==> flow/design.v (excerpt) <==
module battle_ship(
      input wire clk,			 
      input wire clr,
      input wire btnU,
      input wire btnD,
      input wire btnR,
      input wire btnL,
      input wire sel,
	    input sw,
      output wire [2:0] red,	 
      output wire [2:0] green,   
      output wire [1:0] blue,	     
      output wire [3:0] an,
      output wire [7:0] seg,
      output wire hsync,		 
      output wire vsync			 
	);
Settings: LEC_CHECK=0, ABC_AREA=1, CAP_MARGIN=20, CORE_MARGIN=2, CORE_UTILIZATION=66, CTS_CLUSTER_DIAMETER=257, SLEW_MARGIN=20; clock period 2.81 ns.
run.sh (not shown) runs the stock make flow with config.mk's settings and CLKGATE_MAP_FILE=.
The starting point died in 5_1_grt.
Next try:
ABC_AREA = unset   (was 1)
CORE_UTILIZATION = 40   (was 66)
CTS_CLUSTER_DIAMETER = unset   (was 257)
clock period = 10.0 ns   (was 2.81 ns; I/O delays follow)
- This time the run completed without violations
- synthesized cell count drops by 16%
- area after synthesis barely changes
- die size climbs by 63%
Next try:
clock period = 3.92 ns   (was 10.0 ns; I/O delays follow)
After rerunning: Via count went up by 3.6%; routed wire length went up by 6.0%; global-route usage went up by 1.6 points; design area went up by 6.6%; total power went up by 150%; core utilization went up by 2.9 points; sequential share of layout area went down by 1.9 points; setup slack degrades by 5.2 ns.
Next try:
ABC_AREA = 1   (was unset)
CORE_UTILIZATION = 72   (was 40)
clock period = 6.63 ns   (was 3.92 ns; I/O delays follow)
Effect: The new run completed without violations. Via count increases by 1.1%. Combinational power decreases by 55%. Non-clock buffer count decreases by 140. Hold slack got worse by 0.011 ns. Maximum frequency decreases by 35%. Routed wire length decreases by 18%. Setup slack improved by 0.61 ns.

* * *

== build 97 ==
Starting RTL as in the previous note.
==> flow/config.mk <==
export PLATFORM = sky130hd
export DESIGN_NAME = battle_ship
export DESIGN_NICKNAME = battle_ship
export VERILOG_FILES = /design/flow/design.v
export SDC_FILE = /design/flow/constraint.sdc
export NUM_CORES = 4
export LEC_CHECK = 0
export CAP_MARGIN = 20
export CELL_PAD_IN_SITES_GLOBAL_PLACEMENT = 1
export CORE_ASPECT_RATIO = 1.64
export CORE_MARGIN = 2
export CORE_UTILIZATION = 61
export CTS_CLUSTER_SIZE = 23
export PLACE_DENSITY_LB_ADDON = 0.14
export SETUP_SLACK_MARGIN = -0.0
export SLEW_MARGIN = 20
export TNS_END_PERCENT = 85
==> flow/constraint.sdc <==
create_clock -name core_clock -period 6.4 [get_ports {clk}]
set_input_delay 1.2800 -clock core_clock [delete_from_list [all_inputs] [get_ports {clk}]]
set_output_delay 1.2800 -clock core_clock [all_outputs]
set_load 0.01 [all_outputs]
--- input diff build 97..build 51 ---
==> flow/config.mk <==
export PLATFORM = sky130hd
export DESIGN_NAME = battle_ship
export DESIGN_NICKNAME = battle_ship
export VERILOG_FILES = /design/flow/design.v
export SDC_FILE = /design/flow/constraint.sdc
export NUM_CORES = 4
export LEC_CHECK = 0
export ABC_AREA = 1
export CAP_MARGIN = 20
export CORE_MARGIN = 2
export CORE_UTILIZATION = 72
export SLEW_MARGIN = 20
==> flow/constraint.sdc <==
create_clock -name core_clock -period 4.46 [get_ports {clk}]
set_input_delay 0.8920 -clock core_clock [delete_from_list [all_inputs] [get_ports {clk}]]
set_output_delay 0.8920 -clock core_clock [all_outputs]
set_load 0.01 [all_outputs]
[summary]
- Build 51 terminated abnormally: global routing reported GRT-0232.
- For cell total in the yosys stat output, dividing the value from build 51 by the value from build 97 gives 1.19.
- Die size: build 51 is under build 97
- Diff build 97 and build 51: final estimated routing congestion in global placement higher in build 97
- Looking at build 97 and build 51, the synthesized flop and latch total is a wash.
- Cell count after synthesis: build 97 and build 51 compared, lower one is build 97
- Compared with build 97, build 51 shows a higher post-CTS resize count.
- In terms of part of the Yosys area used for sequential elements, build 97 and build 51 differ only marginally.
#### Input delta (build 69 over build 51)
-- flow/config.mk --
<<< build 51, line 7
export LEC_CHECK = 0
export ABC_AREA = 1
export CAP_MARGIN = 20
>>> build 69, line 7
export LEC_CHECK = 0
export CAP_MARGIN = 20
<<< build 51, line 11
export CORE_UTILIZATION = 72
export SLEW_MARGIN = 20
>>> build 69, line 10
export CORE_UTILIZATION = 72
export SETUP_SLACK_MARGIN = -0.22
export SLEW_MARGIN = 20
==> flow/constraint.sdc <==
create_clock -name core_clock -period 3.58 [get_ports {clk}]
set_input_delay 0.7160 -clock core_clock [delete_from_list [all_inputs] [get_ports {clk}]]
set_output_delay 0.7160 -clock core_clock [all_outputs]
set_load 0.01 [all_outputs]
## What came out
- The final weighted congestion of routability-driven global placement of build 69 exceeds that of build 51 by 17%.
- The flow for build 69 finished, though final verification flagged negative setup slack.
- Synthesized cell count (build 69 vs. build 51) decreases by more than 10%
- Compared with build 51, in build 69 number of distinct library cells after synthesis now larger, mux share of post-synthesis cell area rose 0.66 points, net count after synthesis -about 15%, number of buffers added by the clock tree synthesis step has decreased, total of buffers placed on input and output ports has remained practically unchanged.
- Build 69 and build 51 ended up with roughly the same die outline area.
- Overall die height: build 69 vs build 51 — no meaningful difference
- When the final numbers for build 69 and build 51 were put side by side, the xor and xnor area share after synthesis turned out to be greater in build 69.
Inputs modified between build 69 and build 5:
-- flow/config.mk --
<<< build 69, line 9
export CORE_MARGIN = 2
export CORE_UTILIZATION = 72
export SETUP_SLACK_MARGIN = -0.22
export SLEW_MARGIN = 20
>>> build 5, line 9
export CORE_MARGIN = 2
export CORE_UTILIZATION = 59
export SLEW_MARGIN = 20
==> flow/constraint.sdc <==
create_clock -name core_clock -period 5.4 [get_ports {clk}]
set_input_delay 1.0800 -clock core_clock [delete_from_list [all_inputs] [get_ports {clk}]]
set_output_delay 1.0800 -clock core_clock [all_outputs]
set_load 0.01 [all_outputs]
## What came out
The slowest stage cell on the critical path comes out or3_4 in one run and a311oi_1 in the other, namely in build 69 and build 5 respectively.
Comparing build 69 and build 5, routed metal-1 wirelength is lower on build 69.
Of build 69 and build 5, the run reporting the higher first-pass GRT wire length was build 69.
Build 5 was carried through to the last stage, and its layout satisfied the timing, design-rule and antenna checks.
Fmax: build 5 below build 69
Critical path depth: build 5 higher than build 69
Modified inputs, build 87 compared to build 5
-- flow/config.mk --
<<< build 5, line 9
export CORE_MARGIN = 2
export CORE_UTILIZATION = 59
export SLEW_MARGIN = 20
>>> build 87, line 9
export CORE_MARGIN = 2
export CORE_UTILIZATION = 71
export CTS_CLUSTER_SIZE = 46
export SLEW_MARGIN = 20
==> flow/constraint.sdc <==
create_clock -name core_clock -period 7.26 [get_ports {clk}]
set_input_delay 1.4520 -clock core_clock [delete_from_list [all_inputs] [get_ports {clk}]]
set_output_delay 1.4520 -clock core_clock [all_outputs]
set_load 0.01 [all_outputs]
--- outcome ---
- Re detailed-route wire length: build 5 was lower than build 87.
- Diff build 5 -> build 87: initial antenna violation count rose by 1, length in cells of the worst reg-to-reg path decreased by 3 relative to the old numbers.
- Build 5 -> build 87: global-route wire length before repair increased by a few percent
- Build 87: clock share of power lower than build 5
- [compare] base=build 5 new=build 87: row count moved down, non-clock buffer count moved down, minimum setup slack in the final design moved up, global-route usage moved up, overall power moved down.
- Cell area delta (build 87 − build 5): favourable
--- input diff build 87..build 21 ---
-- flow/config.mk --
<<< build 87, line 9
export CORE_MARGIN = 2
export CORE_UTILIZATION = 71
export CTS_CLUSTER_SIZE = 46
export SLEW_MARGIN = 20
>>> build 21, line 9
export CORE_MARGIN = 2
export CORE_UTILIZATION = 33
export SLEW_MARGIN = 20
==> flow/constraint.sdc <==
create_clock -name core_clock -period 13.4 [get_ports {clk}]
set_input_delay 2.6800 -clock core_clock [delete_from_list [all_inputs] [get_ports {clk}]]
set_output_delay 2.6800 -clock core_clock [all_outputs]
set_load 0.01 [all_outputs]
- Build 87 → build 21: net total in the final layout essentially unchanged; total half-perimeter wirelength after legalization and detailed placement now larger; first-iteration DRC count dropped 595; area growth from synthesis to layout increased 3.0 points.

* * *

battle_ship again, from the RTL that the note above started with.
make LEC_CHECK=0 ABC_AREA=1 CAP_MARGIN=20 CELL_PAD_IN_SITES_GLOBAL_PLACEMENT=0 CORE_ASPECT_RATIO=1.64 CORE_MARGIN=2 CORE_UTILIZATION=70 CTS_CLUSTER_DIAMETER=222 CTS_CLUSTER_SIZE=23 PLACE_DENSITY_LB_ADDON=0.14 SETUP_SLACK_MARGIN=-0.0 SLEW_MARGIN=20 TNS_END_PERCENT=85 finish   # period 3.52 ns
The baseline failed in 4_1_cts, error DPL-0038.
Then changed:
==> flow/config.mk (replaced) <==
export PLATFORM = sky130hd
export DESIGN_NAME = battle_ship
export DESIGN_NICKNAME = battle_ship
export VERILOG_FILES = /design/flow/design.v
export SDC_FILE = /design/flow/constraint.sdc
export NUM_CORES = 4
export LEC_CHECK = 0
export CAP_MARGIN = 20
export CORE_MARGIN = 2
export CORE_UTILIZATION = 70
export CTS_CLUSTER_SIZE = 32
export SLEW_MARGIN = 20
==> flow/constraint.sdc (replaced) <==
create_clock -name core_clock -period 8.68 [get_ports {clk}]
set_input_delay 1.7360 -clock core_clock [delete_from_list [all_inputs] [get_ports {clk}]]
set_output_delay 1.7360 -clock core_clock [all_outputs]
set_load 0.01 [all_outputs]
The new run passed the timing, design-rule and antenna checks. Die area stays flat. Synthesized cell count shrinks by about a fifth. Synthesized area stays flat.
Then changed:
--- a/flow/config.mk
+++ b/flow/config.mk
@@ -9,4 +9,3 @@
 export CORE_MARGIN = 2
-export CORE_UTILIZATION = 70
-export CTS_CLUSTER_SIZE = 32
+export CORE_UTILIZATION = 66
 export SLEW_MARGIN = 20
==> flow/constraint.sdc (replaced) <==
create_clock -name core_clock -period 3.43 [get_ports {clk}]
set_input_delay 0.6860 -clock core_clock [delete_from_list [all_inputs] [get_ports {clk}]]
set_output_delay 0.6860 -clock core_clock [all_outputs]
set_load 0.01 [all_outputs]
After rerunning: The new run reached the layout checks and failed them: setup timing. Fmax came out higher by a quarter to a third. Wire length came out higher by about a fifth. Synthesized cell count is unchanged. Area after synthesis does not change. Global-route usage came out higher by 3.1 points. Clock power came out higher by well over a third. Core utilization came out higher by 8.7 points. Register-to-register slack degrades by 4.3 ns. Via count came out higher by roughly a tenth. Sequential power came out higher by well over a third. Cell area came out higher by about a fifth.
Then changed:
--- a/flow/config.mk
+++ b/flow/config.mk
@@ -9,3 +9,3 @@
 export CORE_MARGIN = 2
-export CORE_UTILIZATION = 66
+export CORE_UTILIZATION = 63
 export SLEW_MARGIN = 20
==> flow/constraint.sdc (replaced) <==
create_clock -name core_clock -period 3.97 [get_ports {clk}]
set_input_delay 0.7940 -clock core_clock [delete_from_list [all_inputs] [get_ports {clk}]]
set_output_delay 0.7940 -clock core_clock [all_outputs]
set_load 0.01 [all_outputs]
After rerunning:
- The changed run passed the timing, design-rule and antenna checks
- flip-flop count is unchanged
- synthesized cell count stays the same
- cell area came out lower by 11%
- clock power falls by 17%
- final cell count fell by 7.7%
- worst hold slack degrades by 0.011 ns
- total power came out lower by 18%
- global-route usage decreases by 9.1 points
Power figures rest on the tool's default switching activity, not on a simulated workload.
